==> flow/design.v (excerpt) <==
module pcie_pio_ctrl (
  input          clk,
  input          reset,
  input          tvalid,
  input  [63:0]  tdata,
  output         tready,
  input  [7:0]   tstrb,
  input  [21:0]  tuser,
  input          tlast,
  output [7:0]   cfg_addr,
  output [31:0]  cfg_wr_data,
  output         cfg_rd_cmd,
  output         cfg_wr_cmd,
  input  [31:0]  cfg_rd_data,
  input          cfg_valid,
  output         fifo0_wr_cmd,
  output [131:0] fifo0_wr_data,
  input          fifo0_empty_flag,
  input          fifo0_full_flag,
  input          fifo0_prog_full_flag,
  input          fifo1_full_flag,
  input          fifo1_empty_flag,
  output         fifo1_rd_cmd,
  input  [131:0] fifo1_rd_data,
  input  [7:0]   cfg_bus_number,
  input  [4:0]   cfg_device_number,
  input  [2:0]   cfg_function_number,
  input          lnk_up,
  input          cfg_to_turnoff,
  output         cfg_to_turnoff_ok,
  output         tx_tvalid,
  output [63:0]  tx_tdata,
  input          tx_tready,
  output [7:0]   tx_tstrb,
  output         tx_tlast
);
==> flow/config.mk <==
export PLATFORM = sky130hd
export DESIGN_NAME = pcie_pio_ctrl
export DESIGN_NICKNAME = pcie_pio_ctrl
export VERILOG_FILES = /design/flow/design.v
export SDC_FILE = /design/flow/constraint.sdc
export NUM_CORES = 4
export LEC_CHECK = 0
export CAP_MARGIN = 20
export CORE_MARGIN = 2
export CORE_UTILIZATION = 70
export CTS_CLUSTER_SIZE = 23
export SETUP_SLACK_MARGIN = 0.5
export SLEW_MARGIN = 20
==> flow/constraint.sdc <==
create_clock -name core_clock -period 2.95 [get_ports {clk}]
set_input_delay 0.5900 -clock core_clock [delete_from_list [all_inputs] [get_ports {clk}]]
set_output_delay 0.5900 -clock core_clock [all_outputs]
set_load 0.01 [all_outputs]
run.sh (not shown) runs the stock make flow with config.mk's settings and CLKGATE_MAP_FILE=.
The starting point passed the timing, design-rule and antenna checks.
Next try:
ABC_AREA = 1   (was not set)
CTS_CLUSTER_SIZE = not set   (was 23)
SETUP_SLACK_MARGIN = not set   (was 0.5)
clock period = 13.2 ns   (was 2.95 ns; I/O delays follow)
Core utilization goes down by 2.8 points.
Final area stays flat.
Critical path depth climbs by 1.
Non-clock buffer count decreases by 124.
Power shrinks by well over a third.
Sequential share of layout area hardly moves.
Global-route usage came out higher by 2.3 points.
First-iteration DRC count grows by a quarter to a third.
Worst setup slack gets better by 6.6 ns.
Area after synthesis grows by a few percent.
Next try:
CORE_UTILIZATION = 68   (was 70)
clock period = 13.8 ns   (was 13.2 ns; I/O delays follow)
What happened: Wire length came out lower by 0.82%; non-clock buffer count came out higher by 6; area after synthesis is unchanged.

Starting RTL as in the previous note.
clock: 5.61 ns
lec_check: 0
abc_area: 0
cap_margin: 20
cell_pad_in_sites_detail_placement: 1
core_aspect_ratio: 1.36
core_margin: 2
core_utilization: 28
gpl_routability_driven: 1
place_density: 0.55
slew_margin: 20
Rerun with:
--- a/flow/config.mk
+++ b/flow/config.mk
@@ -8 +7,0 @@
-export ABC_AREA = 0
@@ -10,2 +8,0 @@
-export CELL_PAD_IN_SITES_DETAIL_PLACEMENT = 1
-export CORE_ASPECT_RATIO = 1.36
@@ -13,3 +10 @@
-export CORE_UTILIZATION = 28
-export GPL_ROUTABILITY_DRIVEN = 1
-export PLACE_DENSITY = 0.55
+export CORE_UTILIZATION = 59
==> flow/constraint.sdc (replaced) <==
create_clock -name core_clock -period 4.52 [get_ports {clk}]
set_input_delay 0.9040 -clock core_clock [delete_from_list [all_inputs] [get_ports {clk}]]
set_output_delay 0.9040 -clock core_clock [all_outputs]
set_load 0.01 [all_outputs]
=>
- via count drops by 1.8%
- power climbs by 21%
- utilization climbs by 36 points

try-cedar:
Starting RTL as in the previous note.
==> flow/config.mk <==
export PLATFORM = sky130hd
export DESIGN_NAME = pcie_pio_ctrl
export DESIGN_NICKNAME = pcie_pio_ctrl
export VERILOG_FILES = /design/flow/design.v
export SDC_FILE = /design/flow/constraint.sdc
export NUM_CORES = 4
export LEC_CHECK = 0
export ABC_AREA = 0
export CAP_MARGIN = 20
export CELL_PAD_IN_SITES_DETAIL_PLACEMENT = 0
export CORE_ASPECT_RATIO = 0.68
export CORE_MARGIN = 2
export CORE_UTILIZATION = 72
export CTS_CLUSTER_DIAMETER = 66
export GPL_TIMING_DRIVEN = 1
export PLACE_DENSITY = 0.35
export SETUP_SLACK_MARGIN = 0.69
export SLEW_MARGIN = 20
export TNS_END_PERCENT = 90
==> flow/constraint.sdc <==
create_clock -name core_clock -period 2.87 [get_ports {clk}]
set_input_delay 0.5740 -clock core_clock [delete_from_list [all_inputs] [get_ports {clk}]]
set_output_delay 0.5740 -clock core_clock [all_outputs]
set_load 0.01 [all_outputs]
Changes in try-pepper relative to try-cedar:
Settings: a change of CORE_ASPECT_RATIO from 0.68 to 1.67; a deleted PLACE_DENSITY that had been 0.35; an added HOLD_SLACK_MARGIN of 0.29.
[summary]
try-pepper completed end to end; final checks failed (setup timing). Relative to try-cedar, the HPWL after detailed placement measured on try-pepper has increased slightly. Clock tree cell share of total cell area | try-pepper below try-cedar. Final standard cell area without fillers delta (try-pepper -> try-cedar): insignificant. Diff try-cedar -> try-pepper: met2 wire length rose 14%; global-route usage now larger. The clock latency at the later pin of the worst-skew pair in try-pepper sits 40 ps above the value recorded for try-cedar. try-pepper vs. try-cedar: part of the power in the clock network went down by 1.8 points. Between try-pepper and try-cedar, the number of standard cells in the final layout excluding fillers is lower for try-cedar. Compared with try-cedar, try-pepper shows a post-route setup TNS that is 410 ps lower. Looking at standard cell with the maximum stage delay on the critical path, the a21oi_1 result is from try-cedar; the a22oi_1 one comes from try-pepper. After detailed routing, try-cedar needs less wire than try-pepper.
Inputs modified between try-pepper and try-quartz:
Settings: SETUP_SLACK_MARGIN: 0.69 -> unset; GPL_TIMING_DRIVEN: 1 -> unset; CELL_PAD_IN_SITES_DETAIL_PLACEMENT: 0 -> unset; TNS_END_PERCENT: 90 -> unset; HOLD_SLACK_MARGIN: 0.29 -> unset; CTS_CLUSTER_DIAMETER: 66 -> unset; ABC_AREA: 0 -> unset; CORE_UTILIZATION: 72 -> 58; CORE_ASPECT_RATIO: 1.67 -> unset; the clock period (ns, I/O delays scaled along): 2.87 -> 2.95.
--- outcome ---
- try-quartz was carried through to the last stage, and its layout satisfied the timing, design-rule and antenna checks.
- [compare] base=try-pepper new=try-quartz: total power up 1.5%, number of logic gates did not really move.
- For try-quartz, the capturing instance or port of the critical path was u_enc.tx_tdata[33]$_SDFFE_PP0P_, unlike try-pepper, where it was u_enc.tx_tdata[24]$_SDFFE_PP0P_.
- Taking try-pepper as the reference, in try-quartz final routed wire length divided by cell count has decreased; proportion of cell area occupied by registers rose by 1.7 points; worst-case setup slack after placement shrank by 29 ps; logic gate share of total power saw a decrease.
- Of try-pepper and try-quartz, try-quartz shows the lower number of setup buffers added after CTS, with try-pepper above it.
- The horizontal die dimension in try-pepper is 0.70 times that in try-quartz.

pcie_pio_ctrl again, from the RTL that the note above started with.
make LEC_CHECK=0 ABC_AREA=0 CAP_MARGIN=20 CELL_PAD_IN_SITES_DETAIL_PLACEMENT=0 CORE_ASPECT_RATIO=1.67 CORE_MARGIN=2 CORE_UTILIZATION=68 GPL_TIMING_DRIVEN=1 PLACE_DENSITY_LB_ADDON=0.02 SETUP_SLACK_MARGIN=1.1 SLEW_MARGIN=20 TNS_END_PERCENT=90 finish   # period 7.44 ns
Edit:
--- a/flow/config.mk
+++ b/flow/config.mk
@@ -8,3 +8,3 @@
 export ABC_AREA = 0
-export CAP_MARGIN = 20
+export CAP_MARGIN = 0
 export CELL_PAD_IN_SITES_DETAIL_PLACEMENT = 0
@@ -12,7 +12,9 @@
 export CORE_MARGIN = 2
-export CORE_UTILIZATION = 68
+export CORE_UTILIZATION = 72
+export CTS_CLUSTER_SIZE = 52
 export GPL_TIMING_DRIVEN = 1
-export PLACE_DENSITY_LB_ADDON = 0.02
-export SETUP_SLACK_MARGIN = 1.1
-export SLEW_MARGIN = 20
+export HOLD_SLACK_MARGIN = 0.3
+export PLACE_DENSITY_LB_ADDON = 0.0
+export SETUP_SLACK_MARGIN = 2.21
+export SLEW_MARGIN = 40
 export TNS_END_PERCENT = 90
Effect: The changed run produced a clean layout. Fmax is higher by about 8%. Sequential power hardly moves. Routed wire length is about the same. Global-route usage climbs by 2.2 points. Register-to-register slack gains 0.20 ns. Cell area barely changes. Non-clock buffer count is higher by 9. Worst hold slack hardly moves. Clock power drops by about 2%. Synthesized cell count does not change.
Edit:
==> flow/config.mk (replaced) <==
export PLATFORM = sky130hd
export DESIGN_NAME = pcie_pio_ctrl
export DESIGN_NICKNAME = pcie_pio_ctrl
export VERILOG_FILES = /design/flow/design.v
export SDC_FILE = /design/flow/constraint.sdc
export NUM_CORES = 4
export LEC_CHECK = 0
export CAP_MARGIN = 20
export CORE_MARGIN = 2
export CORE_UTILIZATION = 72
export SETUP_SLACK_MARGIN = -0.16
export SLEW_MARGIN = 20
==> flow/constraint.sdc (replaced) <==
create_clock -name core_clock -period 3.06 [get_ports {clk}]
set_input_delay 0.6120 -clock core_clock [delete_from_list [all_inputs] [get_ports {clk}]]
set_output_delay 0.6120 -clock core_clock [all_outputs]
set_load 0.01 [all_outputs]
After rerunning: The new run passed the timing, design-rule and antenna checks; utilization came out higher by 1.6 points; setup slack gets worse by 3.2 ns; via count goes up by 1.1%; count of clock-buffer cells in the layout grows by 27; register-to-register slack gets worse by 3.7 ns; hold slack gets worse by 0.38 ns; synthesized cell count is unchanged.

Starting RTL as in the previous note.
// pcie_pio_ctrl
module pcie_pio_ctrl (
  input          clk,
  input          reset,
  input          tvalid,
  input  [63:0]  tdata,
  output         tready,
  input  [7:0]   tstrb,
  input  [21:0]  tuser,
  input          tlast,
  output [7:0]   cfg_addr,
  output [31:0]  cfg_wr_data,
  output         cfg_rd_cmd,
  output         cfg_wr_cmd,
  input  [31:0]  cfg_rd_data,
  input          cfg_valid,
  output         fifo0_wr_cmd,
  output [131:0] fifo0_wr_data,
  input          fifo0_empty_flag,
  input          fifo0_full_flag,
  input          fifo0_prog_full_flag,
  input          fifo1_full_flag,
  input          fifo1_empty_flag,
  output         fifo1_rd_cmd,
  input  [131:0] fifo1_rd_data,
  input  [7:0]   cfg_bus_number,
  input  [4:0]   cfg_device_number,
  input  [2:0]   cfg_function_number,
  input          lnk_up,
  input          cfg_to_turnoff,
  output         cfg_to_turnoff_ok,
  output         tx_tvalid,
  output [63:0]  tx_tdata,
  input          tx_tready,
  output [7:0]   tx_tstrb,
  output         tx_tlast
);
  wire [7:0]  a4lm_addr;
  wire [31:0] a4lm_wr_data;
  wire        a4lm_wr_cmd, a4lm_rd_cmd;
  wire        req_compl, tlp_enc_ready;
  wire [2:0]  compl_code;
  wire [2:0]  tenc_tc;
  wire [1:0]  tenc_attr;
  wire [9:0]  tenc_len;
  wire [15:0] tenc_rid;
  wire [7:0]  tenc_tag;
  wire [7:0]  tenc_be;
  wire [12:0] tenc_addr;
  wire [31:0] a4lm_data;
  wire        a4lm_valid;
  wire [1:0]  a4lm_err_code;
  wire        awvalid, awready, wrvalid, wrready, bready, bvalid;
  wire        arvalid, arready, rready, rvalid;
  wire [1:0]  awprot, arprot, bresp;
  wire [7:0]  awaddr, araddr;
  wire [3:0]  wrstrb;
  wire [31:0] wrdata, rdata;
  wire [2:0]  rresp;
  wire        rfwrcmd, rfrdcmd, rf_data_valid, slave_need_rf;
  wire [4:0]  rfrdaddr, rfwraddr;
  wire [31:0] rfwrdata, rfrddata;
  axi_tlp_decoder #(.AXIDATAWIDTH(8)) u_dec (
    .clk(clk), .reset(reset),
    .tvalid(tvalid), .tdata(tdata), .tready(tready), .tstrb(tstrb),
    .tuser(tuser), .tlast(tlast),
    .a4lm_addr(a4lm_addr), .a4lm_wr_data(a4lm_wr_data),
    .a4lm_wr_cmd(a4lm_wr_cmd), .a4lm_rd_cmd(a4lm_rd_cmd),
    .cfg_addr(cfg_addr), .cfg_wr_data(cfg_wr_data),
    .cfg_rd_cmd(cfg_rd_cmd), .cfg_wr_cmd(cfg_wr_cmd),
    .fifo0_wr_cmd(fifo0_wr_cmd), .fifo0_wr_data(fifo0_wr_data),
  ...
make LEC_CHECK=0 CAP_MARGIN=20 CORE_MARGIN=2 CORE_UTILIZATION=72 CTS_CLUSTER_DIAMETER=396 CTS_CLUSTER_SIZE=20 SETUP_SLACK_MARGIN=0.41 SLEW_MARGIN=20 finish   # period 3.06 ns
The baseline completed without violations.
Edit:
- CTS_CLUSTER_DIAMETER: 396 -> unset
- CTS_CLUSTER_SIZE: 20 -> 14
- SETUP_SLACK_MARGIN: 0.41 -> 0.73
- clock period: 3.06 -> 2.81 ns (I/O delays scaled with it)
What happened:
- With this change the flow produced a layout that fails on setup timing
- register-to-register slack loses 1.1 ns
- area after synthesis is unchanged
- wire length climbs by well over a third
- maximum frequency went down by a quarter to a third
- cell area is higher by a little under a tenth
- die size stays the same
- first-iteration DRC count is higher by well over a third
Edit:
- CTS_CLUSTER_DIAMETER: unset -> 400
- CTS_CLUSTER_SIZE: 14 -> 10
- PLACE_DENSITY: unset -> 0.39
- SETUP_SLACK_MARGIN: 0.73 -> 0.83
- This time the run failed in global routing (5_1_grt)
- area after synthesis is unchanged
- die area stays the same
- synthesized cell count is unchanged
Edit:
- CORE_UTILIZATION: 72 -> 66
- CTS_CLUSTER_DIAMETER: 400 -> unset
- CTS_CLUSTER_SIZE: 10 -> unset
- PLACE_DENSITY: 0.39 -> unset
- SETUP_SLACK_MARGIN: 0.83 -> 0.36
This time the run finished clean.
Synthesized cell count stays the same.
Die area grows by 9.0%.
Synthesized area does not change.
Power is estimated from default activity; no workload was simulated.
